==> inputs of job 6486 <==
Design pixel_generation, start of the top module:
module pixel_generation(
    input clk,                               
    input reset,                             
    input video_on,                          
    input [9:0] x, y,    
    input KEY_UP, KEY_DOWN, KEY_LEFT, KEY_RIGHT,
    output reg [11:0] rgb                    
    );
    reg [1:0] direction;
    reg [1:0] game_state;
    reg [1:0] lives_rem;
    reg game_result;
    reg [1:0] gs;                            
    reg gr;                                  
    parameter X_MAX = 639;                   
    parameter Y_MAX = 479;                   
    parameter SQ_RGB = 12'h00F;              
    parameter BG_RGB = 12'h000;              
    parameter SQUARE_SIZE = 32;              
    parameter SQUARE_VELOCITY_POS = 1;           
    parameter SQUARE_VELOCITY_NEG = 1;
    parameter RECT_RGB = 12'hFFF;
    parameter FLAG_RGB = 12'hF00;
    parameter FLAG_STICK_RGB = 12'hFF0;
    parameter GAME_OVER_RGB = 12'hF0F;
    parameter GAME_START_RGB = 12'h000;
    parameter START_RGB = 12'hFFF;
    parameter WON_RGB = 12'hFFF;
    parameter LOST_RGB = 12'hFFF;
    parameter LIVES_RGB = 12'hF0F;
    wire refresh_tick;
    assign refresh_tick = ((y == 481) && (x == 0)) ? 1 : 0;
  ...
export LEC_CHECK = 0
export CAP_MARGIN = 35
export CELL_PAD_IN_SITES_GLOBAL_PLACEMENT = 1
export CORE_ASPECT_RATIO = 1.04
export CORE_MARGIN = 2
export CORE_UTILIZATION = 40
export CTS_CLUSTER_DIAMETER = 23
export CTS_CLUSTER_SIZE = 44
export HOLD_SLACK_MARGIN = -0.01
export SETUP_SLACK_MARGIN = -0.73
export SLEW_MARGIN = 20
create_clock -name core_clock -period 9.57 [get_ports {clk}]
run.sh (not shown) runs the stock make flow with config.mk's settings and CLKGATE_MAP_FILE=.
==> job 3569 (differences from job 6486) <==
CAP_MARGIN = 20   (was 35)
CELL_PAD_IN_SITES_GLOBAL_PLACEMENT = default   (was 1)
CORE_ASPECT_RATIO = default   (was 1.04)
CORE_UTILIZATION = 58   (was 40)
CTS_CLUSTER_DIAMETER = default   (was 23)
CTS_CLUSTER_SIZE = default   (was 44)
HOLD_SLACK_MARGIN = default   (was -0.01)
SETUP_SLACK_MARGIN = default   (was -0.73)
==> flow/constraint.sdc (replaced) <==
create_clock -name core_clock -period 8.23 [get_ports {clk}]
set_input_delay 1.6460 -clock core_clock [delete_from_list [all_inputs] [get_ports {clk}]]
set_output_delay 1.6460 -clock core_clock [all_outputs]
set_load 0.01 [all_outputs]
==> job 3625 (differences from job 6486) <==
CAP_MARGIN = 20   (was 35)
CELL_PAD_IN_SITES_GLOBAL_PLACEMENT = default   (was 1)
CORE_ASPECT_RATIO = default   (was 1.04)
CORE_UTILIZATION = 50   (was 40)
CTS_CLUSTER_DIAMETER = default   (was 23)
CTS_CLUSTER_SIZE = 23   (was 44)
GPL_TIMING_DRIVEN = 1   (was default)
HOLD_SLACK_MARGIN = default   (was -0.01)
MAX_ROUTING_LAYER = met4   (was default)
SETUP_SLACK_MARGIN = 1.81   (was -0.73)
==> flow/constraint.sdc (replaced) <==
create_clock -name core_clock -period 6.82 [get_ports {clk}]
set_input_delay 1.3640 -clock core_clock [delete_from_list [all_inputs] [get_ports {clk}]]
set_output_delay 1.3640 -clock core_clock [all_outputs]
set_load 0.01 [all_outputs]
==> job 1293 (differences from job 6486) <==
ABC_AREA = 1   (was default)
CAP_MARGIN = 20   (was 35)
CELL_PAD_IN_SITES_GLOBAL_PLACEMENT = default   (was 1)
CORE_ASPECT_RATIO = default   (was 1.04)
CORE_UTILIZATION = 44   (was 40)
CTS_CLUSTER_DIAMETER = 177   (was 23)
CTS_CLUSTER_SIZE = 30   (was 44)
HOLD_SLACK_MARGIN = default   (was -0.01)
SETUP_SLACK_MARGIN = default   (was -0.73)
==> flow/constraint.sdc (replaced) <==
create_clock -name core_clock -period 10.0 [get_ports {clk}]
set_input_delay 2.0000 -clock core_clock [delete_from_list [all_inputs] [get_ports {clk}]]
set_output_delay 2.0000 -clock core_clock [all_outputs]
set_load 0.01 [all_outputs]
==> comparison <==
Against job 3569, the synthesized area of job 1293 is smaller by about 2%.
In sequential cell count, job 1293 and job 6486 do not differ.
Between job 1293 and job 3625, the lower clock skew is in job 3625 (gap 0.011 ns).
First-iteration DRC count, highest first: job 3569, job 3625, job 1293, job 6486.
Worst setup slack: job 1293 > job 3625 > job 6486 > job 3569.
==> figures <==
quantity                                                                  job 6486                 job 1293                 job 3625                 job 3569
Outcome                                                    complete, no violations  complete, no violations  complete, no violations  complete, no violations
Critical Path Most Common Cell                                                   -                  nand2_1                   o21a_1                        -
Routability-driven placement congestion ratio                                 1.04                     1.09                     1.10                     1.12
Combined area of all synthesized cells                                   11700 um2                11400 um2                11700 um2                11700 um2
Number of inverters outside the clock class in the layout                       65                      294                       65                       65
Sequential fraction of the synthesis area                                    7.40%                    7.55%                    7.40%                    7.40%
WL met3                                                                    6900 um                  6750 um                  8960 um                  9230 um
Number of fill cells                                                          3044                     2948                     2045                     1827
Insertion delay at the late pin of the worst-skew pair                     0.31 ns                  0.31 ns                  0.29 ns                  0.31 ns
Number of multi-input logic gates                                             1531                     1905                     1531                     1531
Cell depth of the worst flop-to-flop path                                       15                       21                       17                       15
DR WL met2                                                                26700 um                 22900 um                 23500 um                 21100 um

========
==> juniper <==
Starting RTL as in the previous note.
Design pixel_generation, start of the top module:
module pixel_generation(
    input clk,                               
    input reset,                             
    input video_on,                          
    input [9:0] x, y,    
    input KEY_UP, KEY_DOWN, KEY_LEFT, KEY_RIGHT,
    output reg [11:0] rgb                    
    );
clock: 4.13 ns
lec_check: 0
abc_area: 1
cap_margin: 15
core_margin: 7
core_utilization: 72
cts_cluster_diameter: 398
cts_cluster_size: 72
hold_slack_margin: 0.23
max_routing_layer: met4
min_routing_layer: met1
place_density: 0.37
setup_slack_margin: -0.2
slew_margin: 0
tns_end_percent: 100
==> inputs of delta, as changes to juniper <==
==> flow/config.mk (replaced) <==
export PLATFORM = sky130hd
export DESIGN_NAME = pixel_generation
export DESIGN_NICKNAME = pixel_generation
export VERILOG_FILES = /design/flow/design.v
export SDC_FILE = /design/flow/constraint.sdc
export NUM_CORES = 4
export LEC_CHECK = 0
export CAP_MARGIN = 20
export CORE_MARGIN = 2
export CORE_UTILIZATION = 63
export CTS_CLUSTER_DIAMETER = 247
export MAX_ROUTING_LAYER = met4
export MIN_ROUTING_LAYER = met1
export SETUP_SLACK_MARGIN = 1.06
export SLEW_MARGIN = 20
export TNS_END_PERCENT = 70
==> flow/constraint.sdc (replaced) <==
create_clock -name core_clock -period 5.72 [get_ports {clk}]
set_input_delay 1.1440 -clock core_clock [delete_from_list [all_inputs] [get_ports {clk}]]
set_output_delay 1.1440 -clock core_clock [all_outputs]
set_load 0.01 [all_outputs]
==> comparison <==
In juniper the synthesized area is lower than in delta, by 1.9%. Die size is about the same in delta and juniper. Between juniper and delta, the lower synthesized cell count is in delta (gap 28%, measured against delta). delta ran to the end with no violations. juniper failed in 5_1_grt (GRT-0116).
==> figures <==
quantity                                                                       juniper        delta
Cells after Synth                                                                 2286         1779
Count of different cell masters after synthesis                                     61          105
Top cell type's share of synthesized area                                        0.247       0.0605
Final estimated routing congestion in global placement                            1.27         1.20
Cell count listed in synth_stat.txt                                               2286         1779
Synth Seq Share                                                                 0.0755       0.0740
Half-perimeter wire length of the detailed placement result                    43.6 mm      39.4 mm
Number of buffers inserted to repair setup after CTS                                 3           31
Post-cts sizing count                                                              106          257
Dpl cells                                                                         2770         2073
Area of the placeable core                                                 15400 sq um  18100 sq um
Result of the run                                            aborted with a tool error  timing/DRC/antenna clean
Failing step                                                                   5_1_grt            -
Area fraction in compound gates                                                  0.169        0.406
Std-Cell Rows                                                                       45           49
Cell taking the most area after synthesis                                      nand2_1      a21oi_1
Area share of fa/ha/maj cells after synthesis                                   0.0636       0.0624
Synthesized netlist net count                                                     2370         1863
Chip Footprint                                                             19600 sq um  19600 sq um
Mux share of post-synthesis cell area                                                0       0.0206
Die span in x                                                                   140 um       140 um
Initial core utilization                                                         0.744        0.645
Netlist area before placement                                              11400 sq um  11700 sq um
Chip area estimate from yosys synthesis                                    11400 sq um  11700 sq um

========
==> run a: inputs <==
pixel_generation again, from the RTL that the note above started with.
// pixel_generation
module pixel_generation(
    input clk,                               
    input reset,                             
    input video_on,                          
    input [9:0] x, y,    
    input KEY_UP, KEY_DOWN, KEY_LEFT, KEY_RIGHT,
    output reg [11:0] rgb                    
    );
clock: 9.57 ns
lec_check: 0
cap_margin: 15
cell_pad_in_sites_detail_placement: 1
cell_pad_in_sites_global_placement: 1
core_aspect_ratio: 0.91
core_margin: 2
core_utilization: 40
cts_cluster_diameter: 270
cts_cluster_size: 68
hold_slack_margin: -0.01
place_density_lb_addon: 0.13
setup_slack_margin: -0.73
slew_margin: 20
tns_end_percent: 55
==> run b: changes against run a <==
Settings changed: CAP_MARGIN 15 to 20, CELL_PAD_IN_SITES_DETAIL_PLACEMENT 1 to not set, CELL_PAD_IN_SITES_GLOBAL_PLACEMENT 1 to not set, CORE_ASPECT_RATIO 0.91 to not set, CORE_UTILIZATION 40 to 68, CTS_CLUSTER_DIAMETER 270 to 394, CTS_CLUSTER_SIZE 68 to 99, HOLD_SLACK_MARGIN -0.01 to not set, PLACE_DENSITY set to 0.36, PLACE_DENSITY_LB_ADDON 0.13 to not set, SETUP_SLACK_MARGIN -0.73 to not set, TNS_END_PERCENT 55 to not set.
==> flow/constraint.sdc (replaced) <==
create_clock -name core_clock -period 5.96 [get_ports {clk}]
set_input_delay 1.1920 -clock core_clock [delete_from_list [all_inputs] [get_ports {clk}]]
set_output_delay 1.1920 -clock core_clock [all_outputs]
set_load 0.01 [all_outputs]
==> run c: changes against run a <==
Settings changed: CAP_MARGIN 15 to 20, CELL_PAD_IN_SITES_DETAIL_PLACEMENT 1 to not set, CELL_PAD_IN_SITES_GLOBAL_PLACEMENT 1 to not set, CORE_ASPECT_RATIO 0.91 to not set, CORE_UTILIZATION 40 to 72, CTS_CLUSTER_DIAMETER 270 to not set, CTS_CLUSTER_SIZE 68 to 21, HOLD_SLACK_MARGIN -0.01 to not set, PLACE_DENSITY_LB_ADDON 0.13 to 0.0, SETUP_SLACK_MARGIN -0.73 to not set, TNS_END_PERCENT 55 to 5.
==> flow/constraint.sdc (replaced) <==
create_clock -name core_clock -period 4.89 [get_ports {clk}]
set_input_delay 0.9780 -clock core_clock [delete_from_list [all_inputs] [get_ports {clk}]]
set_output_delay 0.9780 -clock core_clock [all_outputs]
set_load 0.01 [all_outputs]
==> qor summary <==
	run c	run b	run a
Setup TNS	-	0 ps	0 ps
Startpoint types	-	input port	input port
Buffers, non-clock	-	184	74
Worst Min Path Start	-	lives_rem[0]	lives_rem[0]
Final standard cell count with taps included and fillers excluded	-	2043	2079
MI comb area	-	0.009995 mm²	0.009894 mm²
Placed cell count	2154	2033	2070
Standard cell area after detailed placement	0.01378 mm²	0.01275 mm²	0.01211 mm²
Hold Crit Endpoint	-	lives_rem[2]	lives_rem[2]
Biggest cell delay along the critical path	-	630 ps	900 ps
Final clock-cell share	-	1.135%	1.576%
Layout fillers	-	1321	3782
Largest fanout on the critical path	-	7	19
Total Wirelength	-	50.26 mm	61.73 mm
Outcome	did not finish	timing/DRC/antenna clean	timing/DRC/antenna clean
Stage where the flow stopped	5_1_grt	-	-
Fraction of area in multi-input gates	-	76.84%	80.40%
Tap cell instance count	-	220	366
Startpoint-to-endpoint class of the critical path	-	input port to primary output	input port to primary output
